--- config.mk ---
export PLATFORM = sky130hd
export DESIGN_NAME = lpc10_speech_synthetizer
export DESIGN_NICKNAME = lpc10_speech_synthetizer
export VERILOG_FILES = /design/flow/design.v
export SDC_FILE = /design/flow/constraint.sdc
export NUM_CORES = 4
export LEC_CHECK = 0
export ABC_AREA = 1
export CAP_MARGIN = 20
export CELL_PAD_IN_SITES_GLOBAL_PLACEMENT = 2
export CORE_MARGIN = 5
export CORE_UTILIZATION = 40
export GPL_TIMING_DRIVEN = 0
export MIN_ROUTING_LAYER = met2
export PLACE_DENSITY_LB_ADDON = 0.0
export SLEW_MARGIN = 20
--- constraint.sdc ---
create_clock -name core_clock -period 25.0 [get_ports {clk}]
set_input_delay 5.0000 -clock core_clock [delete_from_list [all_inputs] [get_ports {clk}]]
set_output_delay 5.0000 -clock core_clock [all_outputs]
set_load 0.01 [all_outputs]
--- design.v ---
module lpc10_speech_synthetizer (
  input  wire              clk,         
  input  wire              reset,       
  input  wire              StartSpeak,
  input  wire              RomData,
  output wire [11:0]       RomAdr,
  output reg  signed [9:0] SampleData,
  output reg               Speaking
);
reg [5:0]  Cnt_8k;
reg [4:0]  CntSegment;
reg [7:0]  CntSample;
reg [11:0] RomAdrIn;
reg        Speak;
reg [3:0]  CodeEnergy;
reg        CodeRepeat;
reg [4:0]  CodePitch;
reg [17:0] CodeK1K4;    
reg [20:0] CodeK5K10;   
wire GetEnergy, GetRepeat, GetPitch, GetK1K4, GetK5K10, ReadRom;
wire Silence, LastFrame, NoK5K10;
function signed [9:0] TabChirp(input [5:0] i);
  case (i)
    0: TabChirp = 0;    1: TabChirp = 42;   2: TabChirp = -44;  3: TabChirp = 50;
    4: TabChirp = -78;  5: TabChirp = 18;   6: TabChirp = 37;   7: TabChirp = 20;
    8: TabChirp = 2;    9: TabChirp = -31;  10: TabChirp = -59; 11: TabChirp = 2;
    12: TabChirp = 95;  13: TabChirp = 90;  14: TabChirp = 5;   15: TabChirp = 15;
    16: TabChirp = 38;  17: TabChirp = -4;  18: TabChirp = -91; 19: TabChirp = -91;
    20: TabChirp = -42; 21: TabChirp = -35; 22: TabChirp = -36; 23: TabChirp = -4;
    24: TabChirp = 37;  25: TabChirp = 43;  26: TabChirp = 34;  27: TabChirp = 33;
    28: TabChirp = 15;  29: TabChirp = -1;  30: TabChirp = -8;  31: TabChirp = -18;
    32: TabChirp = -19; 33: TabChirp = -17; 34: TabChirp = -9;  35: TabChirp = -10;
    36: TabChirp = -6;  37: TabChirp = 0;   38: TabChirp = 3;   39: TabChirp = 2;
    40: TabChirp = 1;
    default: TabChirp = 0;
  endcase
endfunction
function signed [9:0] TabEnergy(input [3:0] i);
  case (i)
    0: TabEnergy = 0;   1: TabEnergy = 0;   2: TabEnergy = 1;   3: TabEnergy = 1;
    4: TabEnergy = 2;   5: TabEnergy = 3;   6: TabEnergy = 5;   7: TabEnergy = 7;
    8: TabEnergy = 10;  9: TabEnergy = 15;  10: TabEnergy = 21; 11: TabEnergy = 30;
    12: TabEnergy = 43; 13: TabEnergy = 61; 14: TabEnergy = 86; default: TabEnergy = 0;
  endcase
endfunction
function signed [9:0] TabPitch(input [4:0] i);
  case (i)
    0: TabPitch = 0;    1: TabPitch = 41;   2: TabPitch = 43;   3: TabPitch = 45;
    4: TabPitch = 47;   5: TabPitch = 49;   6: TabPitch = 51;   7: TabPitch = 53;
    8: TabPitch = 55;   9: TabPitch = 58;   10: TabPitch = 60;  11: TabPitch = 63;
    12: TabPitch = 66;  13: TabPitch = 70;  14: TabPitch = 73;  15: TabPitch = 76;
    16: TabPitch = 79;  17: TabPitch = 83;  18: TabPitch = 87;  19: TabPitch = 90;
    20: TabPitch = 94;  21: TabPitch = 99;  22: TabPitch = 103; 23: TabPitch = 107;
    24: TabPitch = 112; 25: TabPitch = 118; 26: TabPitch = 123; 27: TabPitch = 129;
    28: TabPitch = 134; 29: TabPitch = 141; 30: TabPitch = 147; default: TabPitch = 153;
  endcase
endfunction
function signed [9:0] TabK1(input [4:0] i);
  case (i)
    0: TabK1 = -501;  1: TabK1 = -497;  2: TabK1 = -493;  3: TabK1 = -488;
    4: TabK1 = -480;  5: TabK1 = -471;  6: TabK1 = -460;  7: TabK1 = -446;
    8: TabK1 = -427;  9: TabK1 = -405;  10: TabK1 = -378; 11: TabK1 = -344;
    12: TabK1 = -305; 13: TabK1 = -259; 14: TabK1 = -206; 15: TabK1 = -148;
    16: TabK1 = -86;  17: TabK1 = -21;  18: TabK1 = 45;   19: TabK1 = 110;
    20: TabK1 = 171;  21: TabK1 = 227;  22: TabK1 = 277;  23: TabK1 = 320;
    24: TabK1 = 357;  25: TabK1 = 388;  26: TabK1 = 413;  27: TabK1 = 434;
    28: TabK1 = 451;  29: TabK1 = 464;  30: TabK1 = 474;  default: TabK1 = 482;
  endcase
endfunction
function signed [9:0] TabK2(input [4:0] i);
  case (i)
    0: TabK2 = -349;  1: TabK2 = -328;  2: TabK2 = -305;  3: TabK2 = -280;
    4: TabK2 = -252;  5: TabK2 = -223;  6: TabK2 = -192;  7: TabK2 = -158;
    8: TabK2 = -124;  9: TabK2 = -88;   10: TabK2 = -51;  11: TabK2 = -14;
    12: TabK2 = 23;   13: TabK2 = 60;   14: TabK2 = 97;   15: TabK2 = 133;
    16: TabK2 = 167;  17: TabK2 = 199;  18: TabK2 = 230;  19: TabK2 = 259;
    20: TabK2 = 286;  21: TabK2 = 310;  22: TabK2 = 333;  23: TabK2 = 354;
    24: TabK2 = 372;  25: TabK2 = 389;  26: TabK2 = 404;  27: TabK2 = 417;
    28: TabK2 = 429;  29: TabK2 = 439;  30: TabK2 = 449;  default: TabK2 = 490;
  endcase
endfunction
function signed [9:0] TabK3(input [3:0] i);
  case (i)
    0: TabK3 = -397;  1: TabK3 = -365;  2: TabK3 = -327;  3: TabK3 = -282;
    4: TabK3 = -229;  5: TabK3 = -170;  6: TabK3 = -104;  7: TabK3 = -36;
    8: TabK3 = 35;    9: TabK3 = 104;   10: TabK3 = 169;  11: TabK3 = 228;
    12: TabK3 = 281;  13: TabK3 = 326;  14: TabK3 = 364;  default: TabK3 = 396;
  endcase
endfunction
function signed [9:0] TabK4(input [3:0] i);
  case (i)
    0: TabK4 = -373;  1: TabK4 = -334;  2: TabK4 = -293;  3: TabK4 = -245;
    4: TabK4 = -191;  5: TabK4 = -131;  6: TabK4 = -67;   7: TabK4 = -1;
    8: TabK4 = 64;    9: TabK4 = 128;   10: TabK4 = 188;  11: TabK4 = 243;
    12: TabK4 = 291;  13: TabK4 = 332;  14: TabK4 = 367;  default: TabK4 = 397;
  endcase
endfunction
function signed [9:0] TabK5(input [3:0] i);
  case (i)
    0: TabK5 = -319;  1: TabK5 = -286;  2: TabK5 = -250;  3: TabK5 = -211;
    4: TabK5 = -168;  5: TabK5 = -122;  6: TabK5 = -74;   7: TabK5 = -25;
    8: TabK5 = 24;    9: TabK5 = 73;    10: TabK5 = 121;  11: TabK5 = 167;
    12: TabK5 = 210;  13: TabK5 = 249;  14: TabK5 = 285;  default: TabK5 = 319;
  endcase
endfunction
function signed [9:0] TabK6(input [3:0] i);
  case (i)
    0: TabK6 = -290;  1: TabK6 = -252;  2: TabK6 = -209;  3: TabK6 = -163;
    4: TabK6 = -114;  5: TabK6 = -62;   6: TabK6 = -9;    7: TabK6 = 44;
    8: TabK6 = 97;    9: TabK6 = 147;   10: TabK6 = 194;  11: TabK6 = 239;
    12: TabK6 = 278;  13: TabK6 = 313;  14: TabK6 = 344;  default: TabK6 = 371;
  endcase
endfunction
function signed [9:0] TabK7(input [3:0] i);
  case (i)
    0: TabK7 = -291;  1: TabK7 = -256;  2: TabK7 = -216;  3: TabK7 = -174;
    4: TabK7 = -128;  5: TabK7 = -80;   6: TabK7 = -31;   7: TabK7 = 19;
    8: TabK7 = 69;    9: TabK7 = 117;   10: TabK7 = 163;  11: TabK7 = 206;
    12: TabK7 = 246;  13: TabK7 = 283;  14: TabK7 = 316;  default: TabK7 = 345;
  endcase
endfunction
function signed [9:0] TabK8(input [2:0] i);
  case (i)
    0: TabK8 = -219;  1: TabK8 = -133;  2: TabK8 = -38;   3: TabK8 = 59;
    4: TabK8 = 152;   5: TabK8 = 235;   6: TabK8 = 305;   default: TabK8 = 361;
  endcase
endfunction
function signed [9:0] TabK9(input [2:0] i);
  case (i)
    0: TabK9 = -225;  1: TabK9 = -157;  2: TabK9 = -82;   3: TabK9 = -3;
    4: TabK9 = 76;    5: TabK9 = 151;   6: TabK9 = 220;   default: TabK9 = 280;
  endcase
endfunction
function signed [9:0] TabK10(input [2:0] i);
  case (i)
    0: TabK10 = -179; 1: TabK10 = -122; 2: TabK10 = -61;  3: TabK10 = 1;
    4: TabK10 = 63;   5: TabK10 = 123;  6: TabK10 = 179;  default: TabK10 = 231;
  endcase
endfunction
reg signed [9:0] ET, PT, K1T, K2T, K3T, K4T, K5T, K6T, K7T, K8T, K9T, K10T;
reg signed [9:0] EC, PC, K1C, K2C, K3C, K4C, K5C, K6C, K7C, K8C, K9C, K10C;
reg signed [9:0] X1C, X2C, X3C, X4C, X5C, X6C, X7C, X8C, X9C, X10C;
reg signed [9:0] Valeur;
reg signed [9:0] KBus;
reg signed [9:0] XBus;
reg signed [9:0] YNext;
wire signed [18:0] Operation1;
wire signed [18:0] Operation2;
wire signed [18:0] Operation3;
wire signed [18:0] Operation4;
reg [12:0] GPA;
reg        NoiseOn;
reg [7:0]  PitchCnt;
wire signed [19:0] ValeurEC;
wire signed [9:0]  YStart;
assign RomAdr = RomAdrIn;
assign GetEnergy = (CntSample == 8'd0) && (Cnt_8k < 6'd4);
assign Silence   = (CodeEnergy == 4'b0000);
assign LastFrame = (CodeEnergy == 4'b1111);
assign NoK5K10   = (CodePitch  == 5'b00000);
assign GetRepeat = (CntSample == 8'd0) && (Cnt_8k == 6'd4) && !Silence && !LastFrame;
assign GetPitch  = (CntSample == 8'd0) && (Cnt_8k >= 6'd5) && (Cnt_8k < 6'd10) && !Silence && !LastFrame;
assign GetK1K4   = (CntSample == 8'd0) && (Cnt_8k >= 6'd11) && (Cnt_8k < 6'd29) && !Silence && !LastFrame && !CodeRepeat;
assign GetK5K10  = (CntSample == 8'd0) && (Cnt_8k >= 6'd30) && (Cnt_8k < 6'd51) && !Silence && !LastFrame && !CodeRepeat && !NoK5K10;
assign ReadRom = GetEnergy || GetRepeat || GetPitch || GetK1K4 || GetK5K10;
assign Operation1 = KBus * XBus;
assign Operation2 = YNext - (Operation1 / 19'sd512);
assign Operation3 = KBus * Operation2;
assign Operation4 = XBus + (Operation3 / 19'sd512);
assign ValeurEC = Valeur * EC;
assign YStart   = ValeurEC / 20'sd64;
always @* begin
  case (Cnt_8k)
    6'd2:  KBus = K10C;
    6'd3:  KBus = K9C;
    6'd4:  KBus = K8C;
    6'd5:  KBus = K7C;
    6'd6:  KBus = K6C;
    6'd7:  KBus = K5C;
    6'd8:  KBus = K4C;
    6'd9:  KBus = K3C;
    6'd10: KBus = K2C;
    6'd11: KBus = K1C;
    default: KBus = 10'sd0;
  endcase
  case (Cnt_8k)
    6'd2:  XBus = X10C;
    6'd3:  XBus = X9C;
    6'd4:  XBus = X8C;
    6'd5:  XBus = X7C;
    6'd6:  XBus = X6C;
    6'd7:  XBus = X5C;
    6'd8:  XBus = X4C;
    6'd9:  XBus = X3C;
    6'd10: XBus = X2C;
    6'd11: XBus = X1C;
    default: XBus = 10'sd0;
  endcase
end
always @(posedge clk) begin
  if (reset) begin
    Cnt_8k     <= 6'd0;
    CntSegment <= 5'd0;
    CntSample  <= 8'd0;
    RomAdrIn   <= 12'd1;
    Speak      <= 1'b0;
    Speaking   <= 1'b0;
    CodeEnergy <= 4'd0;
    CodeRepeat <= 1'b0;
    CodePitch  <= 5'd0;
    CodeK1K4   <= 18'd0;
    CodeK5K10  <= 21'd0;
    ET <= 0; PT <= 0; K1T <= 0; K2T <= 0; K3T <= 0; K4T <= 0;
    K5T <= 0; K6T <= 0; K7T <= 0; K8T <= 0; K9T <= 0; K10T <= 0;
    EC <= 0; PC <= 0; K1C <= 0; K2C <= 0; K3C <= 0; K4C <= 0;
    K5C <= 0; K6C <= 0; K7C <= 0; K8C <= 0; K9C <= 0; K10C <= 0;
    X1C <= 0; X2C <= 0; X3C <= 0; X4C <= 0; X5C <= 0;
    X6C <= 0; X7C <= 0; X8C <= 0; X9C <= 0; X10C <= 0;
    Valeur     <= 0;
    YNext      <= 0;
    SampleData <= 0;
    GPA        <= 13'b0000001101001;
    NoiseOn    <= 1'b1;
    PitchCnt   <= 8'd0;
  end else begin
    if (Speak && StartSpeak) begin
      Cnt_8k <= Cnt_8k + 6'd1;
      if (Cnt_8k == 6'b111111) begin
        if (CntSegment == 5'b10111)
          CntSegment <= 5'd0;
        else
          CntSegment <= CntSegment + 5'd1;
        if (CntSample == 8'b11000111)
          CntSample <= 8'd0;
        else
          CntSample <= CntSample + 8'd1;
      end
      if (GetEnergy) CodeEnergy <= {CodeEnergy[2:0], RomData};
      if (GetRepeat) CodeRepeat <= RomData;
      if (GetPitch)  CodePitch  <= {CodePitch[3:0], RomData};
      if (GetK1K4)   CodeK1K4   <= {CodeK1K4[16:0], RomData};
      if (GetK5K10)  CodeK5K10  <= {CodeK5K10[19:0], RomData};
      if (ReadRom) RomAdrIn <= RomAdrIn + 12'd1;
      if ((CntSample == 8'b11000111) && (Cnt_8k == 6'b111111) && LastFrame) begin
        Speak    <= 1'b0;
        Speaking <= 1'b0;
      end else begin
        Speaking <= 1'b1;
      end
    end else begin
      Cnt_8k     <= 6'd0;
      CntSegment <= 5'd0;
      CntSample  <= 8'd0;
      RomAdrIn   <= 12'd1;
      NoiseOn    <= 1'b1;
      if (!StartSpeak) Speak <= 1'b1;
    end
    if (Cnt_8k == 6'b111110) begin
      ET <= TabEnergy(CodeEnergy);
      if (Silence || LastFrame)
        PT <= 0;
      else
        PT <= TabPitch(CodePitch);
      if (Silence || LastFrame) begin
        K1T <= 0; K2T <= 0; K3T <= 0; K4T <= 0;
      end else begin
        K1T <= TabK1(CodeK1K4[17:13]);
        K2T <= TabK2(CodeK1K4[12:8]);
        K3T <= TabK3(CodeK1K4[7:4]);
        K4T <= TabK4(CodeK1K4[3:0]);
      end
      if (Silence || LastFrame || NoK5K10) begin
        K5T <= 0; K6T <= 0; K7T <= 0; K8T <= 0; K9T <= 0; K10T <= 0;
      end else begin
        K5T  <= TabK5(CodeK5K10[20:17]);
        K6T  <= TabK6(CodeK5K10[16:13]);
        K7T  <= TabK7(CodeK5K10[12:9]);
        K8T  <= TabK8(CodeK5K10[8:6]);
        K9T  <= TabK9(CodeK5K10[5:3]);
        K10T <= TabK10(CodeK5K10[2:0]);
      end
    end
    if ((CntSegment == 5'd0) && (Cnt_8k == 6'b111111)) begin
      EC   <= ET;
      PC   <= PT;
      K1C  <= K1T;
      K2C  <= K2T;
      K3C  <= K3T;
      K4C  <= K4T;
      K5C  <= K5T;
      K6C  <= K6T;
      K7C  <= K7T;
      K8C  <= K8T;
      K9C  <= K9T;
      K10C <= K10T;
      NoiseOn <= (PC == 0);
    end
    if (Cnt_8k == 6'd0) begin
      if (EC == 0)
        Valeur <= 0;
      else if (NoiseOn) begin
        if (GPA[0])
          Valeur <= -10'sd64;
        else
          Valeur <= 10'sd64;
      end else begin
        if (PitchCnt > 8'd50)
          Valeur <= 0;    
        else
          Valeur <= TabChirp(PitchCnt[5:0]);
      end
      if (PC == 0)
        PitchCnt <= 8'd0;
      else if ($signed({1'b0, PitchCnt}) < PC)
        PitchCnt <= PitchCnt + 8'd1;
      else
        PitchCnt <= 8'd0;
    end
    if (Cnt_8k < 6'b010100)
      GPA <= {GPA[12] ^ GPA[10] ^ GPA[9] ^ GPA[0], GPA[12:1]};
    case (Cnt_8k)
      6'd1: YNext <= YStart;
      6'd2, 6'd3, 6'd4, 6'd5, 6'd6, 6'd7, 6'd8, 6'd9, 6'd10, 6'd11:
        YNext <= Operation2[9:0];
      default: ;
    endcase
    case (Cnt_8k)
      6'd3:  X10C <= Operation4[9:0];
      6'd4:  X9C  <= Operation4[9:0];
      6'd5:  X8C  <= Operation4[9:0];
      6'd6:  X7C  <= Operation4[9:0];
      6'd7:  X6C  <= Operation4[9:0];
      6'd8:  X5C  <= Operation4[9:0];
      6'd9:  X4C  <= Operation4[9:0];
      6'd10: X3C  <= Operation4[9:0];
      6'd11: X2C  <= Operation4[9:0];
      6'd12: X1C  <= Operation2[9:0];
      default: ;
    endcase
    if (Cnt_8k == 6'b001111)
      SampleData <= X1C;
  end
end
endmodule
--- run.sh ---
#!/bin/bash
# the make line also repeats each setting of config.mk as NAME=value (left out here)
make -C /OpenROAD-flow-scripts/flow DESIGN_CONFIG=/design/flow/config.mk WORK_HOME=/design/flow/orfs CLKGATE_MAP_FILE= finish
==> results of run 1 <==
## stage by stage
step / instances / cell area (µm²) / utilization
after floorplan: 4945 / 36500 / -
after global placement: 6147 / 38200 / 0.423
after detailed placement: 6147 / 38200 / 0.423
after CTS: 6260 / 40400 / 0.447
after global routing: 6261 / 40400 / 0.447
final: 6265 / 40400 / 0.448
## metal layers
| metal | global-route usage | vias to the layer above | part of all wire |
|---|---|---|---|
| li1 | - | 15700 | - |
| met1 | - | 16200 | 0 |
| met2 | 0.428 | 11600 | 0.50 |
| met3 | 0.509 | 920 | 0.42 |
| met4 | 0.0404 | 34 | 0.070 |
| met5 | 0.147 | - | 0.012 |
## final cells by class
class / instances / area (µm²)
Inverter: 921 / 3460
Antenna cell: 4 / 10.0
Clock buffer: 79 / 1720
Tap cell: 1176 / 1470
Timing Repair Buffer: 27 / 275
Fill cell: 9595 / 49900
Buffer: 221 / 912
Multi-Input combinational cell: 3259 / 21200
Clock inverter: 34 / 455
Sequential cell: 544 / 10900
==> metrics.yaml, run 1 <==
timing:
  setup_tns_ps: 0
  hold_ws_ps: 444
  worst_pin_slew_ps: 1220
  slew_headroom: 0.184
  post-route-period-util: 0.770
  finClkSkew_ps: 33.7
  rsz0062_at_grt: "false"
  min_period_ps: 19260
  final_max_slew_viol_count: 0
  setup_slack_ps: 5740
  hold_viol: 0
  max_freq_mhz: 51.9
  setup_viol_count_final: 0
min_path:
  min_to: "K5T[7]"
  hold_path_depth: 2
  worstHoldPathType: "flop to flop"
critical_path:
  reg2reg_to: "X7C[8]"
  crit_start: "Cnt_8k[0]"
  critical_path_buf_inv_count: 18
  critPathTopFamily: "adder cells"
  crit_path_end_kind: "flop"
  r2r-start: "Cnt_8k[0]"
  critPathRequiredTime_ps: 25580
  cp.depth: 75
  slowest_delay_ps: 810
  critPathKind: "flop to flop"
  reg2reg_slack_ps: 5740
  crit_top_cell: "fa_1"
  critical_path.endpoint: "X7C[8]"
  crit_slowest_cell: "xor2_1"
  crit_fanout: 10
  start_kind: "flop"
  cp.arrival_ps: 19840
  ff2ff_path_depth: 75
synth:
  fp_nets: 5438
  top_cell: "nand2_1"
  ff_type: "dfxtp_1"
  top_area_frac: 0.299
  top_cells_by_count: "884 x nand2_1, 880 x inv_1, 544 x dfxtp_1"
  syn_area_per_cell_um2: 7.37
  netlist_instances: 4945
  synth-edff-count: 0
  yosysTopAreaCell: "dfxtp_1"
  top_logic_kind: "adder cells"
  synth_cell_types: 66
  adder_share: 0.216
  xor_area_frac: 0.0178
  mux_share: 0.000549
  yosys_area_um2: 36500
  top_cells_by_area: "dfxtp_1 30%, fa_1 13%, nand2_1 9.1%, inv_1 9.1%, ha_1 8.7%"
  synth_area_um2: 36500
  ys_cells: 4945
  ys_warn_count: 1
  ys_sh_aoi: 0.151
  yosys.stat.seqShare: 0.299
  synth.cellmix.simpleShare: 0.196
  ys_ff: 544
  synthArstFlopShare: 0
clock_tree:
  postCtsSetupRepairBufs: 0
  h-tree-depth: 2
  cts_inserted_buffers: 61
  cts_sinks: 544
  cts_tree: "done"
  insertion_delay_ps: 670
  clkSlewWorstSetupHoldPaths_ps: 60
  cts.repair.resized: 0
  clockBufferDepth: 3
  hold_buffers: 0
  cts_root_buf: "clkbuf_16"
die:
  io_pins: 27
  core.rowCount: 110
  die_area_um2: 97300
  die-width_um: 312
  fp_util: 0.404
  core_um2: 90300
  die_h_um: 312
routing:
  wire_per_inst_um: 19.3
  vias_per_cell: 7.08
  drc: 0
  first_pass_iters: 9
  ant_nets: 0
  drt_iter0_drc: 6758
  dr_total_vias: 44400
  routed_wl_um: 121000
outcome:
  outcome: "complete, no violations"
cells_and_area:
  nets: 5528
  syn_to_final_growth_pct: 10.8
flow_run:
  warning_count: 93
  maxCapViolCount: 0
power:
  clkPwrFrac: 0.511
  pg_seq_uw: 871
  top_power_group: "the clock network"
  power_frac_comb: 0.038
  totalPowerFinal_uw: 1940
  intPower_uw: 1470
  ir_worst_vdd_uv: 54.9
  comb_power_uw: 74.4
  p_sw_uw: 465
  swShare: 0.240
  powerClk_uw: 990
  seqPwrFrac: 0.450
  powerDensity_nw_per_um2: 47.9
  leakagePower_uw: 0.0193
global_routing:
  grt_pass1_wl_um: 184000
  overflow: 0
  grt_pass1_vias: 48400
  antenna_found_initial: 0
  track_usage: 0.360
  grt_max_degree: 16
place:
  hpwl_um: 91800
  gp_congestion: 0.962
  portBuffers: 26
  pre_cts_ws_ps: 6180
==> inputs of run 2 (changes only) <==
CAP_MARGIN = 35   (was 20)
CELL_PAD_IN_SITES_GLOBAL_PLACEMENT = 3   (was 2)
CORE_MARGIN = 2   (was 5)
CORE_UTILIZATION = 64   (was 40)
CTS_CLUSTER_DIAMETER = 261   (was default)
GPL_ROUTABILITY_DRIVEN = 0   (was default)
GPL_TIMING_DRIVEN = default   (was 0)
HOLD_SLACK_MARGIN = 0.17   (was default)
MAX_ROUTING_LAYER = met4   (was default)
PLACE_DENSITY_LB_ADDON = 0.28   (was 0.0)
==> metrics.yaml, run 2 <==
die:
  die-width_um: 243  # -22%
  fp_util: 0.647  # +0.243
  die_h_um: 243  # -22%
  core.rowCount: 87  # -21%
  core_um2: 56400  # -38%
  die_area_um2: 58900  # -39%
synth:
  synth_cell_types: 66  # unchanged
  top_logic_kind: "adder cells"
  ys_cells: 4945  # unchanged
  fp_nets: 5438  # unchanged
  top_cell: "nand2_1"
  yosys.stat.seqShare: 0.299  # unchanged
  synth_area_um2: 36500  # unchanged
  synthArstFlopShare: 0  # unchanged
  ys_warn_count: 1  # unchanged
  top_area_frac: 0.299  # unchanged
  ys_ff: 544  # unchanged
  ys_sh_aoi: 0.151  # unchanged
  yosysTopAreaCell: "dfxtp_1"
  top_cells_by_count: "884 x nand2_1, 880 x inv_1, 544 x dfxtp_1"
  xor_area_frac: 0.0178  # unchanged
  ff_type: "dfxtp_1"
  synth.cellmix.simpleShare: 0.196  # unchanged
  synth-edff-count: 0  # unchanged
  syn_area_per_cell_um2: 7.37  # unchanged
  adder_share: 0.216  # unchanged
  top_cells_by_area: "dfxtp_1 30%, fa_1 13%, nand2_1 9.1%, inv_1 9.1%, ha_1 8.7%"
  netlist_instances: 4945  # unchanged
  yosys_area_um2: 36500  # unchanged
  mux_share: 0.000549  # unchanged
outcome:
  haltStage: "global placement without I/O"
  stop_error: "[ERROR FLW-0024] Place density exceeds 1.0 (current PLACE_DENSITY_LB_ADDON =  0.28). Please check if the value of  PLACE_DENSITY_LB_ADDON is between 0 and 0.99."
  outcome: "stopped before the end"
==> inputs of run 3 (changes only) <==
ABC_AREA = 0   (was 1)
CAP_MARGIN = 5   (was 35)
CELL_PAD_IN_SITES_GLOBAL_PLACEMENT = default   (was 3)
CORE_ASPECT_RATIO = 0.82   (was default)
CORE_UTILIZATION = 66   (was 64)
CTS_CLUSTER_DIAMETER = default   (was 261)
CTS_CLUSTER_SIZE = 57   (was default)
GPL_ROUTABILITY_DRIVEN = default   (was 0)
GPL_TIMING_DRIVEN = 1   (was default)
HOLD_SLACK_MARGIN = default   (was 0.17)
MAX_ROUTING_LAYER = met5   (was met4)
MIN_ROUTING_LAYER = met1   (was met2)
PLACE_DENSITY_LB_ADDON = 0.19   (was 0.28)
SETUP_SLACK_MARGIN = 2.44   (was default)
TNS_END_PERCENT = 35   (was default)
clock period = 15.0 ns   (was 25.0 ns; I/O delays follow)
==> metrics.yaml, run 3 <==
place:
  hpwl_um: 72500
  portBuffers: 26
  placed_cell_area_um2: 38600
  gp_congestion: 0.999
routing:
  drc: 0
  vias_per_cell: 5.96
  dr_total_vias: 31300
  routed_wl_um: 99700
  first_pass_iters: 6
  antenna_cells: 0
  ant_nets: 0
  drt_iter0_drc: 3245
  wire_per_inst_um: 19.0
global_routing:
  grtUsageMet2: 0.530
  overflow: 0
  grt_max_degree: 100
  met3_usage: 0.0696
  grt-busiest-layer: "met2"
  grt_pass1_wl_um: 160000
  track_usage: 0.356
  antenna_found_initial: 0
  grt_pass1_vias: 30100
  use_met1: 0.517
critical_path:
  cp.arrival_ps: 16000
  ff2ff_path_depth: 68
  reg2reg_to: "X5C[7]"
  critical_path_buf_inv_count: 16
  cp.depth: 68
  critPathKind: "flop to flop"
  critPathTopFamily: "adder cells"
  critical_path.endpoint: "X5C[7]"
  critPathRequiredTime_ps: 15470
  crit_path_end_kind: "flop"
  crit_slowest_cell: "fa_1"
  crit_fanout: 13
  crit_top_cell: "fa_1"
  crit_start: "Cnt_8k[0]"
  slowest_delay_ps: 550
  r2r-start: "Cnt_8k[0]"
  start_kind: "flop"
  reg2reg_slack_ps: -520
synth:
  synth-edff-count: 0  # unchanged
  yosysTopAreaCell: "dfxtp_1"
  ys_cells: 4313  # -13%
  synth_cell_types: 93  # +41%
  ff_type: "dfxtp_1"
  ys_ff: 544  # unchanged
  top_cells_by_area: "dfxtp_1 31%, fa_1 13%, ha_1 8.9%, nand2_1 6.1%, nor2_1 5.9%"
  adder_share: 0.222  # +0.00599
  ys_warn_count: 1  # unchanged
  synth.cellmix.simpleShare: 0.188  # -0.00778
  netlist_instances: 4313  # -13%
  top_cells_by_count: "574 x nand2_1, 556 x nor2_1, 544 x dfxtp_1"
  syn_area_per_cell_um2: 8.25  # +12%
  xor_area_frac: 0.0303  # +0.0125
  mux_share: 0.0196  # +0.0190
  top_cell: "nand2_1"
  ys_sh_aoi: 0.160  # +0.00838
  yosys_area_um2: 35600  # -2.5%
  fp_nets: 4806  # -12%
  synth_area_um2: 35600  # -2.5%
  synthArstFlopShare: 0  # unchanged
  yosys.stat.seqShare: 0.306  # +0.00750
  top_logic_kind: "adder cells"
  top_area_frac: 0.306  # +0.00750
power:
  totalPowerFinal_uw: 2900
  ir_worst_vdd_uv: 94.8
  intPower_uw: 2250
  powerClk_uw: 1380
  swShare: 0.226
  seqPwrFrac: 0.499
  comb_power_uw: 78.4
  powerDensity_nw_per_um2: 70.4
  pg_seq_uw: 1450
  clkPwrFrac: 0.474
  power_frac_comb: 0.027
  leakagePower_uw: 0.0178
  p_sw_uw: 657
  top_power_group: "registers"
cells_and_area:
  syn_to_final_growth_pct: 16.0
  n_fill_cell: 3781
  nets: 4985
  final_area_um2: 41300
timing:
  worst_pin_slew_ps: 1090
  setup_slack_ps: -522
  setup_viol_count_final: 53
  hold_viol: 0
  max_freq_mhz: 64.4
  slew_headroom: 0.269
  finClkSkew_ps: 20.2
  post-route-period-util: 1.03
  final_max_slew_viol_count: 0
  min_period_ps: 15520
  rsz0062_at_grt: "true"
die:
  die_h_um: 214  # -12%
  core.rowCount: 77  # -11%
  fp_util: 0.664  # +0.0174
  die-width_um: 260  # +7.3%
  core_um2: 53600  # -5.0%
  io_pins: 27
  die_area_um2: 55800  # -5.3%
clock_tree:
  clockBufferDepth: 3
  h-tree-depth: 2
  insertion_delay_ps: 610
  cts_sinks: 544
  hold_buffers: 0
  clkSlewWorstSetupHoldPaths_ps: 70
  cts_inserted_buffers: 53
  cts_tree: "done"
  cts_root_buf: "clkbuf_16"
min_path:
  hold_path_depth: 2
  min_to: "K5C[3]"
  worstHoldPathType: "flop to flop"
  hp-start: "K5T[3]"
flow_run:
  warning_count: 96
  maxCapViolCount: 0
outcome:
  so_faults: "setup timing"
  outcome: "failed layout checks"
-- run 3: stage by stage --
stage | utilization | instances | setup TNS [ps] | worst slack [ps] | hold slack (ps)
after floorplan | - | 4313 | 0 | 204 | 431
after global placement | 0.720 | 5104 | -6780 | -332 | 439
after detailed placement | 0.720 | 5104 | -19640 | -627 | 444
after CTS | 0.762 | 5231 | -5170 | -261 | 450
after global routing | 0.771 | 5248 | -46210 | -1100 | 452
final | 0.771 | 5248 | -16120 | -522 | 449
-- run 3: final cells by class --
type	count	area, µm²	share of cell area
Timing Repair Buffer	373	3190	0.0774
Tap cell	711	890	0.0216
Sequential cell	544	10900	0.264
Multi-Input combinational cell	3088	22900	0.554
Clock inverter	35	349	0.00846
Inverter	432	1630	0.0394
Clock buffer	65	1460	0.0354
-- run 3: layer usage --
metal / part of all wire / vias up
met1: 0.44 / 14900
met2: 0.43 / 1376
met3: 0.094 / 248
li1: - / 14700
met4: 0.037 / 0
met5: 0 / -
-- run 3: timing repair --
action	4_1_cts	5_1_grt
endpoints found under the setup margin	90	90
setup buffers	25	15
gates cloned	2	1
gates resized	60	76
pin swaps	49	64
==> inputs of run 4 (changes only) <==
ABC_AREA = default   (was 0)
CAP_MARGIN = 20   (was 5)
CORE_ASPECT_RATIO = default   (was 0.82)
CORE_UTILIZATION = 40   (was 66)
CTS_CLUSTER_SIZE = default   (was 57)
GPL_TIMING_DRIVEN = default   (was 1)
MAX_ROUTING_LAYER = default   (was met5)
MIN_ROUTING_LAYER = default   (was met1)
PLACE_DENSITY_LB_ADDON = default   (was 0.19)
SETUP_SLACK_MARGIN = default   (was 2.44)
TNS_END_PERCENT = default   (was 35)
clock period = 25.0 ns   (was 15.0 ns; I/O delays follow)
==> metrics.yaml, run 4 <==
outcome:
  outcome: "complete, no violations"
clock_tree:
  h-tree-depth: 2  # unchanged
  cts_sinks: 544  # unchanged
  cts_tree: "done"
  cts.repair.resized: 0  # -100%
  cts_inserted_buffers: 60  # +13%
  clkSlewWorstSetupHoldPaths_ps: 60  # about the same
  cts_root_buf: "clkbuf_16"
  postCtsSetupRepairBufs: 0  # -100%
  hold_buffers: 0  # unchanged
  insertion_delay_ps: 640  # +30 ps
  clockBufferDepth: 3  # unchanged
critical_path:
  reg2reg_slack_ps: 6750  # +7280 ps
  critPathRequiredTime_ps: 25490  # +10020 ps
  critical_path_buf_inv_count: 7  # -9
  critPathTopFamily: "adder cells"
  start_kind: "flop"
  ff2ff_path_depth: 61  # -10%
  crit_fanout: 18  # +5
  crit_start: "Cnt_8k[0]"
  cp.arrival_ps: 18740  # +2740 ps
  critical_path.endpoint: "X3C[8]"
  r2r-start: "Cnt_8k[0]"
  reg2reg_to: "X3C[8]"
  crit_slowest_cell: "nor3_1"
  critPathKind: "flop to flop"
  slowest_delay_ps: 790  # +240 ps
  crit_path_end_kind: "flop"
  cp.depth: 61  # -10%
  crit_top_cell: "fa_1"
synth:
  ys_ff: 544  # unchanged
  xor_area_frac: 0.0303  # unchanged
  ys_cells: 4313  # unchanged
  top_area_frac: 0.306  # unchanged
  top_cell: "nand2_1"
  fp_nets: 4806  # unchanged
  synth-edff-count: 0  # unchanged
  ff_type: "dfxtp_1"
  synth_area_um2: 35600  # unchanged
  synth_cell_types: 93  # unchanged
  ys_warn_count: 1  # unchanged
  netlist_instances: 4313  # unchanged
  top_cells_by_count: "574 x nand2_1, 556 x nor2_1, 544 x dfxtp_1"
  yosys_area_um2: 35600  # unchanged
  synthArstFlopShare: 0  # unchanged
  top_cells_by_area: "dfxtp_1 31%, fa_1 13%, ha_1 8.9%, nand2_1 6.1%, nor2_1 5.9%"
  ys_sh_aoi: 0.160  # unchanged
  adder_share: 0.222  # unchanged
  mux_share: 0.0196  # unchanged
  top_logic_kind: "adder cells"
  yosys.stat.seqShare: 0.306  # unchanged
  syn_area_per_cell_um2: 8.25  # unchanged
  synth.cellmix.simpleShare: 0.188  # unchanged
  yosysTopAreaCell: "dfxtp_1"
global_routing:
  grt_max_degree: 99  # -1.0%
  use_met1: 0.279  # -0.238
  grt_pass1_vias: 27800  # -7.4%
  grtUsageMet2: 0.335  # -0.195
  met3_usage: 0.0258  # -0.0438
  track_usage: 0.203  # -0.153
  grt_pass1_wl_um: 151000  # -5.1%
  antenna_found_initial: 0  # unchanged
  grt-busiest-layer: "met2"
  overflow: 0  # unchanged
min_path:
  min_to: "K9C[3]"
  hold_path_depth: 2  # unchanged
  hp-start: "K9T[3]"
  worstHoldPathType: "flop to flop"
power:
  p_sw_uw: 408  # -38%
  pg_seq_uw: 870  # -40%
  swShare: 0.212  # -0.0143
  comb_power_uw: 35.0  # -55%
  intPower_uw: 1520  # -33%
  powerDensity_nw_per_um2: 49.3  # -30%
  clkPwrFrac: 0.529  # +0.055
  ir_worst_vdd_uv: 55.8  # -41%
  powerClk_uw: 1020  # -26%
  leakagePower_uw: 0.0163  # -8.7%
  top_power_group: "the clock network"
  power_frac_comb: 0.018  # -0.009
  seqPwrFrac: 0.453  # -0.046
cells_and_area:
  final_area_um2: 39000  # -5.5%
  nets: 4688  # -6.0%
  syn_to_final_growth_pct: 9.67
timing:
  worst_pin_slew_ps: 1130  # +33.6 ps
  final_max_slew_viol_count: 0  # unchanged
  min_period_ps: 18250  # +2720 ps
  hold_viol: 0  # unchanged
  rsz0062_at_grt: "false"
  setup_tns_ps: 0  # +16120 ps
  hold_ws_ps: 434  # -15.5 ps
  setup_viol_count_final: 0  # -100%
  max_freq_mhz: 54.8  # -15%
  setup_slack_ps: 6750  # +7280 ps
  slew_headroom: 0.243  # -0.0263
  post-route-period-util: 0.730  # -0.305
  finClkSkew_ps: 52.6  # +32.4 ps
place:
  hpwl_um: 67000  # -7.6%
  portBuffers: 26  # unchanged
  gp_congestion: 0.889  # -11%
  placed_cell_area_um2: 36700  # -4.9%
  pre_cts_ws_ps: 6950  # +7570 ps
routing:
  drc: 0  # unchanged
  vias_per_cell: 5.29  # -11%
  wire_per_inst_um: 17.0  # -10%
  antenna_cells: 0  # unchanged
  ant_nets: 0  # unchanged
  routed_wl_um: 92200  # -7.6%
  dr_total_vias: 28600  # -8.4%
  first_pass_iters: 7  # +1
  drt_iter0_drc: 2329  # -28%
die:
  die_area_um2: 91300  # +64%
  io_pins: 27  # unchanged
  die-width_um: 302  # +16%
  fp_util: 0.403  # -0.261
  core.rowCount: 109  # +42%
  die_h_um: 302  # +41%
  core_um2: 88200  # +65%
flow_run:
  maxCapViolCount: 0  # unchanged
  warning_count: 93  # -3.1%
## run 4: final cells by class
class | instances | area [µm²]
sequential | 544 | 10900
clock inverter | 39 | 668
timing repair buffer | 70 | 613
fill | 8728 | 49200
clock buffer | 74 | 1660
tap | 1165 | 1460
inverter | 432 | 1620
multi-input combinational | 3087 | 22100
## run 4: per-stage QoR
stage,utilization,power [µW],cells
after floorplan,-,914,4313
after global placement,0.415,924,5296
after detailed placement,0.415,924,5296
after CTS,0.442,1940,5409
after global routing,0.442,1980,5411
final,0.442,1920,5411
## run 4: routing by layer
| metal | vias to the layer above | part of all wire |
|---|---|---|
| met5 | - | 0 |
| met1 | 13700 | 0.46 |
| li1 | 14100 | - |
| met2 | 682 | 0.46 |
| met3 | 145 | 0.049 |
| met4 | 0 | 0.028 |
==> inputs of run 5 (changes only) <==
clock period = 18.6 ns   (was 25.0 ns; I/O delays follow)
==> metrics.yaml, run 5 <==
outcome:
  outcome: "complete, no violations"
global_routing:
  grt_pass1_wl_um: 153000  # +1.1%
  antenna_found_initial: 0  # unchanged
  track_usage: 0.208  # +0.00403
  grt_max_degree: 109  # +10%
  grt_pass1_vias: 28000  # +0.42%
  overflow: 0  # unchanged
timing:
  post-route-period-util: 0.951  # +0.221
  setup_slack_ps: 915  # -5840 ps
  hold_ws_ps: 450  # +16.5 ps
  slew_headroom: 0.271  # +0.0283
  hold_viol: 0  # unchanged
  finClkSkew_ps: 34.3  # -18.3 ps
  max_freq_mhz: 56.5  # +3.2%
  setup_tns_ps: 0  # unchanged
  final_max_slew_viol_count: 0  # unchanged
  worst_pin_slew_ps: 1090  # -36.7 ps
  min_period_ps: 17680  # -562 ps
  setup_viol_count_final: 0  # unchanged
synth:
  ff_type: "dfxtp_1"
  top_cell: "nand2_1"
  syn_area_per_cell_um2: 8.25  # unchanged
  netlist_instances: 4313  # unchanged
  ys_ff: 544  # unchanged
  top_cells_by_count: "574 x nand2_1, 556 x nor2_1, 544 x dfxtp_1"
  synth.cellmix.simpleShare: 0.188  # unchanged
  synthArstFlopShare: 0  # unchanged
  yosys_area_um2: 35600  # unchanged
  ys_cells: 4313  # unchanged
  fp_nets: 4806  # unchanged
  synth-edff-count: 0  # unchanged
  xor_area_frac: 0.0303  # unchanged
  yosys.stat.seqShare: 0.306  # unchanged
  adder_share: 0.222  # unchanged
  top_logic_kind: "adder cells"
  top_cells_by_area: "dfxtp_1 31%, fa_1 13%, ha_1 8.9%, nand2_1 6.1%, nor2_1 5.9%"
  mux_share: 0.0196  # unchanged
  synth_area_um2: 35600  # unchanged
  yosysTopAreaCell: "dfxtp_1"
  ys_sh_aoi: 0.160  # unchanged
  synth_cell_types: 93  # unchanged
  top_area_frac: 0.306  # unchanged
  ys_warn_count: 1  # unchanged
critical_path:
  reg2reg_slack_ps: 920  # -5840 ps
  critPathKind: "flop to flop"
  r2r-start: "Cnt_8k[1]"
  crit_start: "Cnt_8k[1]"
  start_kind: "flop"
  critPathRequiredTime_ps: 19080  # -6410 ps
  cp.depth: 65  # +6.6%
  critPathTopFamily: "adder cells"
  crit_slowest_cell: "fa_1"
  reg2reg_to: "X3C[8]"
  crit_path_end_kind: "flop"
  critical_path_buf_inv_count: 9  # +2
  cp.arrival_ps: 18170  # -570 ps
  crit_fanout: 15  # -3
  crit_top_cell: "fa_1"
  slowest_delay_ps: 540  # -250 ps
  critical_path.endpoint: "X3C[8]"
  ff2ff_path_depth: 65  # +6.6%
cells_and_area:
  syn_to_final_growth_pct: 9.23
  nets: 4704  # +0.34%
  n_fill_cell: 8692  # -0.41%
  fin_cells: 5424  # +0.24%
power:
  pg_seq_uw: 1170  # +34%
  intPower_uw: 1860  # +23%
  powerDensity_nw_per_um2: 62.1  # +26%
  powerClk_uw: 1190  # +20%
  clkPwrFrac: 0.495  # -0.034
  ir_worst_vdd_uv: 96.4  # +73%
  swShare: 0.227  # +0.0155
  power_frac_comb: 0.020  # +0.002
  comb_power_uw: 49.5  # +41%
  seqPwrFrac: 0.485  # +0.032
  p_sw_uw: 549  # +35%
  leakagePower_uw: 0.0162  # -0.44%
  top_power_group: "the clock network"
clock_tree:
  cts_root_buf: "clkbuf_16"
  cts_tree: "done"
  cts_inserted_buffers: 60  # unchanged
  clkSlewWorstSetupHoldPaths_ps: 60  # about the same
  cts_sinks: 544  # unchanged
  h-tree-depth: 2  # unchanged
  insertion_delay_ps: 660  # +20 ps
  clockBufferDepth: 3  # unchanged
  hold_buffers: 0  # unchanged
die:
  core.rowCount: 109  # unchanged
  die_h_um: 302  # unchanged
  fp_util: 0.403  # unchanged
  die_area_um2: 91300  # unchanged
  core_um2: 88200  # unchanged
  die-width_um: 302  # unchanged
  io_pins: 27  # unchanged
place:
  place_inst: 5310  # +0.26%
  hpwl_um: 68600  # +2.3%
  portBuffers: 26  # unchanged
  gp_congestion: 0.927  # +4.2%
  pre_cts_ws_ps: 439  # -6510 ps
min_path:
  worstHoldPathType: "flop to flop"
  min_to: "K9C[5]"
  hp-start: "K9T[5]"
  hold_path_depth: 2  # unchanged
routing:
  drc: 0  # unchanged
  antenna_cells: 0  # unchanged
  first_pass_iters: 6  # -1
  drt_iter0_drc: 2291  # -1.6%
  ant_nets: 0  # unchanged
  vias_per_cell: 5.28  # -0.31%
  dr_total_vias: 28600  # -0.066%
  routed_wl_um: 94000  # +1.9%
  wire_per_inst_um: 17.3  # +1.7%
flow_run:
  warning_count: 95  # +2.2%
  maxCapViolCount: 0  # unchanged
run 5: layout make-up:
class                   count  area, µm²  share of cell area
clock buffers              84       1710              0.0441
flip-flops and latches    544      10900               0.280
multi-input cells        3087      22200               0.570
repair buffers             86        728              0.0187
inverters                 432       1620              0.0417
clock inverters            26        287             0.00738
well taps                1165       1460              0.0375
run 5: timing repair:
action                     4_1_cts  5_1_grt
setup buffers                    0        4
setup endpoints to repair        0       37
resized                          0       12
hold endpoints to repair         0        0
run 5: metal layers:
layer / vias up / wire length (µm) / part of all wire / global-route usage
met1: 13700 / 43000 / 0.46 / 0.283
met4: 0 / 3090 / 0.033 / 0.0688
met3: 171 / 5040 / 0.054 / 0.0285
li1: 14100 / - / - / -
met2: 668 / 42800 / 0.46 / 0.339
met5: - / 0 / 0 / 0
run 5: metrics by stage:
stage | utilization | total power [µW] | area (µm²)
2_1_floorplan | - | 1230 | 35600
3_3_place_gp | 0.417 | 1240 | 36800
3_5_place_dp | 0.417 | 1240 | 36800
4_1_cts | 0.439 | 2440 | 38800
5_1_grt | 0.440 | 2490 | 38800
6_report | 0.440 | 2410 | 38800
==> inputs of run 6 (changes only) <==
ABC_AREA = 1   (was default)
CAP_MARGIN = 5   (was 20)
CELL_PAD_IN_SITES_GLOBAL_PLACEMENT = 2   (was default)
CORE_MARGIN = 5   (was 2)
CORE_UTILIZATION = 49   (was 40)
GPL_TIMING_DRIVEN = 1   (was default)
MAX_ROUTING_LAYER = met4   (was default)
MIN_ROUTING_LAYER = met2   (was default)
PLACE_DENSITY_LB_ADDON = 0.0   (was default)
SETUP_SLACK_MARGIN = 5.0   (was default)
SLEW_MARGIN = 0   (was 20)
clock period = 25.0 ns   (was 18.6 ns; I/O delays follow)
==> metrics.yaml, run 6 <==
critical_path:
  crit_top_cell: "fa_1"
  reg2reg_to: "X7C[8]"
  critical_path_buf_inv_count: 15  # +6
  slowest_delay_ps: 740  # +200 ps
  ff2ff_path_depth: 72  # +11%
  cp.arrival_ps: 18380  # +210 ps
  crit_slowest_cell: "nand3_2"
  critPathKind: "flop to flop"
  crit_start: "Cnt_8k[5]"
  start_kind: "flop"
  crit_path_end_kind: "flop"
  critPathTopFamily: "adder cells"
  critPathRequiredTime_ps: 25550  # +6470 ps
  cp.depth: 72  # +11%
  reg2reg_slack_ps: 7170  # +6250 ps
  crit_fanout: 32  # +17
  r2r-start: "Cnt_8k[5]"
  critical_path.endpoint: "X7C[8]"
clock_tree:
  clkSlewWorstSetupHoldPaths_ps: 60  # about the same
  clockBufferDepth: 3  # unchanged
  hold_buffers: 0  # unchanged
  cts_inserted_buffers: 59  # -1.7%
  cts_sinks: 544  # unchanged
  insertion_delay_ps: 680  # +20 ps
  postCtsSetupRepairBufs: 0  # unchanged
  h-tree-depth: 2  # unchanged
  cts_root_buf: "clkbuf_16"
  cts.repair.resized: 0  # unchanged
  cts_tree: "done"
routing:
  wire_per_inst_um: 17.1  # -1.1%
  drc: 0  # unchanged
  ant_nets: 0  # unchanged
  vias_per_cell: 7.32  # +39%
  dr_total_vias: 42900  # +50%
  drt_iter0_drc: 6573  # +190%
  routed_wl_um: 100000  # +6.8%
  first_pass_iters: 9  # +3
power:
  power_frac_comb: 0.036  # +0.016
  intPower_uw: 1380  # -26%
  powerClk_uw: 878  # -26%
  swShare: 0.241  # +0.0140
  powerDensity_nw_per_um2: 46.2  # -26%
  comb_power_uw: 64.6  # +31%
  pg_seq_uw: 872  # -25%
  leakagePower_uw: 0.0190  # +17%
  totalPowerFinal_uw: 1810  # -25%
  seqPwrFrac: 0.480  # -0.005
  clkPwrFrac: 0.484  # -0.011
  p_sw_uw: 438  # -20%
  ir_worst_vdd_uv: 60.6  # -37%
  top_power_group: "the clock network"
synth:
  ys_ff: 544  # unchanged
  fp_nets: 5438  # +13%
  ff_type: "dfxtp_1"
  synth_cell_types: 66  # -29%
  synth_area_um2: 36500  # +2.5%
  synthArstFlopShare: 0  # unchanged
  ys_cells: 4945  # +15%
  yosysTopAreaCell: "dfxtp_1"
  syn_area_per_cell_um2: 7.37  # -11%
  synth-edff-count: 0  # unchanged
  yosys_area_um2: 36500  # +2.5%
  yosys.stat.seqShare: 0.299  # -0.00750
  mux_share: 0.000549  # -0.0190
  netlist_instances: 4945  # +15%
  top_cells_by_area: "dfxtp_1 30%, fa_1 13%, nand2_1 9.1%, inv_1 9.1%, ha_1 8.7%"
  top_area_frac: 0.299  # -0.00750
  xor_area_frac: 0.0178  # -0.0125
  ys_warn_count: 1  # unchanged
  adder_share: 0.216  # -0.00599
  ys_sh_aoi: 0.151  # -0.00838
  top_cell: "nand2_1"
  synth.cellmix.simpleShare: 0.196  # +0.00778
  top_logic_kind: "adder cells"
  top_cells_by_count: "884 x nand2_1, 880 x inv_1, 544 x dfxtp_1"
min_path:
  hold_path_depth: 2  # unchanged
  worstHoldPathType: "flop to flop"
  min_to: "K5T[4]"
global_routing:
  grt_pass1_wl_um: 161000  # +5.3%
  track_usage: 0.388  # +0.180
  grt_pass1_vias: 45500  # +63%
  overflow: 0  # unchanged
  grt_max_degree: 129  # +18%
  antenna_found_initial: 0  # unchanged
die:
  die-width_um: 283  # -6.4%
  die_h_um: 283  # -6.4%
  io_pins: 27  # unchanged
  die_area_um2: 80000  # -12%
  core.rowCount: 100  # -8.3%
  core_um2: 74100  # -16%
  fp_util: 0.492  # +0.0892
timing:
  hold_ws_ps: 440  # -10.6 ps
  min_period_ps: 17830  # +147 ps
  slew_headroom: 0.169  # -0.102
  worst_pin_slew_ps: 1240  # +147 ps
  setup_viol_count_final: 0  # unchanged
  post-route-period-util: 0.713  # -0.238
  hold_viol: 0  # unchanged
  finClkSkew_ps: 97.0  # +62.8 ps
  max_freq_mhz: 56.1  # -0.82%
  setup_slack_ps: 7170  # +6250 ps
  rsz0062_at_grt: "false"
  setup_tns_ps: 0  # unchanged
  final_max_slew_viol_count: 0  # unchanged
place:
  portBuffers: 26  # unchanged
  gp_congestion: 0.975  # +5.2%
  hpwl_um: 70700  # +3.1%
  placed_cell_area_um2: 37300  # +1.5%
  pre_cts_ws_ps: 7700  # +7260 ps
cells_and_area:
  syn_to_final_growth_pct: 7.66
  nets: 5337  # +13%
  final_area_um2: 39300  # +1.0%
outcome:
  outcome: "complete, no violations"
flow_run:
  warning_count: 96  # +1.1%
  maxCapViolCount: 0  # unchanged
==> run 6: final cells by class <==
| type | count | area, µm² |
|---|---|---|
| clock buffers | 84 | 1690 |
| well taps | 969 | 1210 |
| diodes | 2 | 5.00 |
| inverters | 921 | 3460 |
| multi-input cells | 3259 | 21200 |
| repair buffers | 59 | 524 |
| clock inverters | 18 | 234 |
| flip-flops and latches | 544 | 10900 |
| fillers | 7485 | 34800 |
==> run 6: through the flow <==
step,utilization,std cells
floorplan,-,4945
global placement,0.504,5752
detailed placement,0.504,5752
CTS,0.530,5854
global route,0.530,5854
finish,0.530,5856
==> run 6: layer usage <==
layer | track usage | part of all wire | vias up
met5 | - | 0 | -
met4 | 0.0490 | 0.080 | 0
li1 | - | - | 15300
met2 | 0.454 | 0.51 | 10900
met1 | - | 0 | 15800
met3 | 0.522 | 0.41 | 933
==> inputs of run 7 (changes only) <==
CAP_MARGIN = 0   (was 5)
CELL_PAD_IN_SITES_GLOBAL_PLACEMENT = default   (was 2)
CORE_ASPECT_RATIO = 0.69   (was default)
CORE_MARGIN = 2   (was 5)
CORE_UTILIZATION = 72   (was 49)
CTS_CLUSTER_DIAMETER = 174   (was default)
CTS_CLUSTER_SIZE = 10   (was default)
GPL_TIMING_DRIVEN = default   (was 1)
HOLD_SLACK_MARGIN = 0.28   (was default)
MAX_ROUTING_LAYER = default   (was met4)
MIN_ROUTING_LAYER = default   (was met2)
PLACE_DENSITY_LB_ADDON = 0.01   (was 0.0)
SETUP_SLACK_MARGIN = 3.08   (was 5.0)
SLEW_MARGIN = 20   (was 0)
TNS_END_PERCENT = 5   (was default)
clock period = 10.4 ns   (was 25.0 ns; I/O delays follow)
==> metrics.yaml, run 7 <==
power:
  ir_worst_vdd_uv: 150  # +150%
  clkPwrFrac: 0.448  # -0.036
  powerDensity_nw_per_um2: 95.1  # +110%
  swShare: 0.241  # about the same
  p_sw_uw: 1010  # +130%
  pg_seq_uw: 2100  # +140%
  leakagePower_uw: 0.0214  # +13%
  comb_power_uw: 225  # +250%
  top_power_group: "registers"
  intPower_uw: 3190  # +130%
  power_frac_comb: 0.053  # +0.017
  powerClk_uw: 1880  # +110%
  seqPwrFrac: 0.498  # +0.018
critical_path:
  reg2reg_to: "X6C[9]"
  r2r-start: "Cnt_8k[2]"
  start_kind: "flop"
  ff2ff_path_depth: 75  # +4.2%
  critical_path.endpoint: "X6C[9]"
  slowest_delay_ps: 590  # -150 ps
  critical_path_buf_inv_count: 22  # +7
  cp.depth: 75  # +4.2%
  crit_fanout: 7  # -78%
  crit_top_cell: "fa_1"
  critPathTopFamily: "adder cells"
  crit_slowest_cell: "fa_1"
  crit_start: "Cnt_8k[2]"
  reg2reg_slack_ps: -5680  # -12850 ps
  cp.arrival_ps: 16700  # -1680 ps
  crit_path_end_kind: "flop"
  critPathRequiredTime_ps: 11020  # -14530 ps
  critPathKind: "flop to flop"
outcome:
  outcome: "failed layout checks"
  so_faults: "setup timing"
synth:
  top_logic_kind: "adder cells"
  yosys.stat.seqShare: 0.299  # unchanged
  yosys_area_um2: 36500  # unchanged
  ys_sh_aoi: 0.151  # unchanged
  mux_share: 0.000549  # unchanged
  synth_cell_types: 66  # unchanged
  fp_nets: 5438  # unchanged
  xor_area_frac: 0.0178  # unchanged
  top_cell: "nand2_1"
  netlist_instances: 4945  # unchanged
  top_cells_by_count: "884 x nand2_1, 880 x inv_1, 544 x dfxtp_1"
  synth_area_um2: 36500  # unchanged
  top_cells_by_area: "dfxtp_1 30%, fa_1 13%, nand2_1 9.1%, inv_1 9.1%, ha_1 8.7%"
  synth.cellmix.simpleShare: 0.196  # unchanged
  top_area_frac: 0.299  # unchanged
  ys_warn_count: 1  # unchanged
  ys_cells: 4945  # unchanged
  ff_type: "dfxtp_1"
  adder_share: 0.216  # unchanged
  synth-edff-count: 0  # unchanged
  yosysTopAreaCell: "dfxtp_1"
  synthArstFlopShare: 0  # unchanged
  syn_area_per_cell_um2: 7.37  # unchanged
  ys_ff: 544  # unchanged
min_path:
  hold_path_depth: 2  # unchanged
  worstHoldPathType: "flop to flop"
  min_to: "PT[5]"
cells_and_area:
  syn_to_final_growth_pct: 21.2
  fin_util: 0.884  # +0.354
  fin_cells: 5981  # +2.1%
  nets: 5805  # +8.8%
place:
  portBuffers: 26  # unchanged
  hpwl_um: 75300  # +6.4%
  gp_congestion: 0.992  # +1.7%
  place_inst: 5827  # +1.3%
clock_tree:
  cts_inserted_buffers: 60  # +1.7%
  h-tree-depth: 2  # unchanged
  hold_buffers: 0  # unchanged
  cts_root_buf: "clkbuf_16"
  insertion_delay_ps: 700  # +20 ps
  clkSlewWorstSetupHoldPaths_ps: 70  # about the same
  clockBufferDepth: 3  # unchanged
  cts_sinks: 544  # unchanged
  cts_tree: "done"
routing:
  wire_per_inst_um: 21.0  # +23%
  dr_total_vias: 37400  # -13%
  first_pass_iters: 17  # +8
  drt_iter0_drc: 6324  # -3.8%
  drc: 0  # unchanged
  routed_wl_um: 126000  # +25%
  vias_per_cell: 6.26  # -15%
  ant_nets: 0  # unchanged
timing:
  hold_viol: 0  # unchanged
  max_freq_mhz: 62.2  # +11%
  setup_tns_ps: -424620  # -424620 ps
  final_max_slew_viol_count: 0  # unchanged
  finClkSkew_ps: 120  # +23.4 ps
  hold_ws_ps: 428  # -11.5 ps
  worst_pin_slew_ps: 1250  # +8.17 ps
  setup_slack_ps: -5680  # -12850 ps
  post-route-period-util: 1.55  # +0.833
  slew_headroom: 0.163  # -0.00630
  min_period_ps: 16080  # -1750 ps
  setup_viol_count_final: 90  # +90
  rsz0062_at_grt: "true"
global_routing:
  grt_max_degree: 118  # -8.5%
  grtUsageMet2: 0.629  # +0.175
  grt_pass1_wl_um: 174000  # +7.7%
  grt_pass1_vias: 33800  # -26%
  grt-busiest-layer: "met2"
  track_usage: 0.411  # +0.0237
  overflow: 0  # unchanged
  met3_usage: 0.0975  # -0.425
  use_met1: 0.571  # +0.571
  antenna_found_initial: 7  # +7
die:
  core.rowCount: 68  # -32%
  die_area_um2: 52500  # -34%
  io_pins: 27  # unchanged
  core_um2: 50000  # -32%
  fp_util: 0.729  # +0.237
  die_h_um: 191  # -32%
  die-width_um: 275  # -2.8%
flow_run:
  maxCapViolCount: 0  # unchanged
  warning_count: 100  # +4.2%
-- run 7: per-stage QoR --
stage | setup slack (ps) | total power [µW] | area [µm²]
finish | -5680 | 4200 | 44200
global route | -5960 | 4270 | 44200
CTS | -3870 | 4130 | 42900
detailed placement | -4380 | 2320 | 40400
global placement | -4110 | 2310 | 40400
floorplan | -3130 | 2240 | 37000
-- run 7: what timing repair did --
item,in CTS,in global routing
pin swaps,73,90
endpoints found under the setup margin,110,110
gates resized,112,288
setup buffers,53,26
cloned,4,4
-- run 7: layout make-up --
type                       count  area [µm²]
multi-input combinational   3262       22900
sequential                   544       10900
fill                        2495        5820
timing repair buffer         522        4510
inverter                     921        3490
clock buffer                  61        1510
tap                          665         832
clock inverter                 4        77.6
timing repair inverter         1        5.00
antenna                        1        2.50
-- run 7: routing by layer --
metal | vias to the layer above | share of wire | wire, µm
met1 | 17100 | 0.36 | 45700
met2 | 2973 | 0.41 | 51800
met4 | 10 | 0.078 | 9780
met3 | 1009 | 0.15 | 18400
li1 | 16300 | - | -
met5 | - | 0.00092 | 116
==> inputs of run 8 (changes only) <==
CAP_MARGIN = 20   (was 0)
CORE_ASPECT_RATIO = default   (was 0.69)
CORE_UTILIZATION = 71   (was 72)
CTS_CLUSTER_DIAMETER = 211   (was 174)
CTS_CLUSTER_SIZE = 14   (was 10)
HOLD_SLACK_MARGIN = default   (was 0.28)
PLACE_DENSITY_LB_ADDON = 0.26   (was 0.01)
SETUP_SLACK_MARGIN = default   (was 3.08)
TNS_END_PERCENT = default   (was 5)
clock period = 13.2 ns   (was 10.4 ns; I/O delays follow)
==> metrics.yaml, run 8 <==
synth:
  synthArstFlopShare: 0  # unchanged
  ys_cells: 4945  # unchanged
  synth.cellmix.simpleShare: 0.196  # unchanged
  adder_share: 0.216  # unchanged
  netlist_instances: 4945  # unchanged
  synth-edff-count: 0  # unchanged
  fp_nets: 5438  # unchanged
  ys_sh_aoi: 0.151  # unchanged
  top_cells_by_area: "dfxtp_1 30%, fa_1 13%, nand2_1 9.1%, inv_1 9.1%, ha_1 8.7%"
  syn_area_per_cell_um2: 7.37  # unchanged
  yosys_area_um2: 36500  # unchanged
  ys_ff: 544  # unchanged
  top_cell: "nand2_1"
  top_cells_by_count: "884 x nand2_1, 880 x inv_1, 544 x dfxtp_1"
  ys_warn_count: 1  # unchanged
  yosysTopAreaCell: "dfxtp_1"
  top_area_frac: 0.299  # unchanged
  top_logic_kind: "adder cells"
  synth_area_um2: 36500  # unchanged
  xor_area_frac: 0.0178  # unchanged
  mux_share: 0.000549  # unchanged
  yosys.stat.seqShare: 0.299  # unchanged
  ff_type: "dfxtp_1"
  synth_cell_types: 66  # unchanged
critical_path:
  ff2ff_path_depth: 76  # +1.3%
  reg2reg_to: "X9C[8]"
  crit_top_cell: "fa_1"
  r2r-start: "Cnt_8k[5]"
  critPathRequiredTime_ps: 13760  # +2740 ps
  critPathTopFamily: "adder cells"
  crit_start: "Cnt_8k[5]"
  crit_slowest_cell: "fa_1"
  crit_path_end_kind: "flop"
  critPathKind: "flop to flop"
  critical_path_buf_inv_count: 21  # -4.5%
  crit_fanout: 6  # -1
  start_kind: "flop"
  slowest_delay_ps: 550  # -40 ps
  cp.arrival_ps: 15430  # -1270 ps
  cp.depth: 76  # +1.3%
  critical_path.endpoint: "X9C[8]"
  reg2reg_slack_ps: -1670  # +4010 ps
power:
  power_frac_comb: 0.057  # +0.004
  swShare: 0.238  # -0.00299
  intPower_uw: 2310  # -28%
  clkPwrFrac: 0.400  # -0.048
  top_power_group: "registers"
  seqPwrFrac: 0.544  # +0.046
  powerDensity_nw_per_um2: 69.8  # -27%
  ir_worst_vdd_uv: 131  # -13%
  powerClk_uw: 1210  # -36%
  pg_seq_uw: 1650  # -21%
  comb_power_uw: 171  # -24%
  leakagePower_uw: 0.0211  # -1.0%
  p_sw_uw: 723  # -29%
global_routing:
  grt_pass1_wl_um: 169000  # -2.5%
  antenna_found_initial: 9  # +2
  overflow: 0  # unchanged
  grt_pass1_vias: 34200  # +1.2%
  grt_max_degree: 151  # +28%
  track_usage: 0.394  # -0.0170
clock_tree:
  cts_inserted_buffers: 44  # -27%
  hold_buffers: 0  # unchanged
  clockBufferDepth: 3  # unchanged
  h-tree-depth: 2  # unchanged
  clkSlewWorstSetupHoldPaths_ps: 80  # about the same
  cts_tree: "done"
  cts_sinks: 544  # unchanged
  insertion_delay_ps: 620  # -80 ps
  cts_root_buf: "clkbuf_16"
routing:
  drc: 0  # unchanged
  routed_wl_um: 117000  # -7.3%
  ant_nets: 0  # unchanged
  first_pass_iters: 14  # -3
  wire_per_inst_um: 19.5  # -7.1%
  drt_iter0_drc: 4409  # -30%
  vias_per_cell: 6.04  # -3.5%
  dr_total_vias: 36000  # -3.7%
cells_and_area:
  syn_to_final_growth_pct: 19.1
  nets: 5775  # -0.52%
  fin_cells: 5971  # -0.17%
  final_area_um2: 43400  # -1.7%
  fin_util: 0.852  # -0.0317
timing:
  setup_viol_count_final: 90  # unchanged
  finClkSkew_ps: 37.3  # -83.2 ps
  slew_headroom: 0.238  # +0.0757
  final_max_slew_viol_count: 0  # unchanged
  min_period_ps: 14870  # -1210 ps
  hold_viol: 0  # unchanged
  worst_pin_slew_ps: 1140  # -105 ps
  max_freq_mhz: 67.2  # +8.1%
  rsz0062_at_grt: "true"
  setup_slack_ps: -1670  # +4010 ps
  post-route-period-util: 1.13  # -0.419
place:
  gp_congestion: 0.987  # -0.45%
  placed_cell_area_um2: 40300  # -0.24%
  hpwl_um: 72000  # -4.3%
  place_inst: 5830  # +0.051%
  portBuffers: 26  # unchanged
outcome:
  so_faults: "setup timing"
  outcome: "failed layout checks"
die:
  die_h_um: 231  # +21%
  die-width_um: 231  # -16%
  core_um2: 51000  # +1.9%
  fp_util: 0.715  # -0.0138
  core.rowCount: 83  # +22%
  die_area_um2: 53200  # +1.3%
  io_pins: 27  # unchanged
flow_run:
  maxCapViolCount: 0  # unchanged
  warning_count: 102  # +2.0%
min_path:
  worstHoldPathType: "flop to flop"
  hold_path_depth: 2  # unchanged
  min_to: "K5T[8]"
## run 8: layout make-up
type                       instances  area, µm²
multi-input combinational       3265      22600
antenna                            6       15.0
tap                              680        851
clock inverter                     3       47.5
inverter                         921       3500
fill                            2837       7550
timing repair buffer             506       4400
sequential                       544      10900
clock buffer                      46       1120
## run 8: timing repair
item,in CTS,in global routing
hold endpoints to repair,0,0
setup endpoints to repair,90,90
buffers inserted,51,28
resized,211,122
pin swaps,73,72
gates cloned,8,3
## run 8: layer usage
metal,wire length (µm),part of all wire,vias up,track usage
li1,-,-,16300,-
met1,41200,0.35,16600,0.477
met2,52000,0.45,2294,0.650
met3,13500,0.12,848,0.0788
met4,9660,0.083,14,0.240
met5,267,0.0023,-,0
## run 8: through the flow
stage	setup WS [ps]	TNS [ps]	hold WS [ps]	total power [µW]
3_5_place_dp	-1470	-73050	438	1830
5_1_grt	-2290	-151900	452	3090
6_report	-1670	-99880	426	3030
3_3_place_gp	-967	-35930	429	1830
2_1_floorplan	-326	-3250	425	1760
4_1_cts	-753	-24230	447	2990
No activity file was given, so power comes from the tool's default toggle rates.
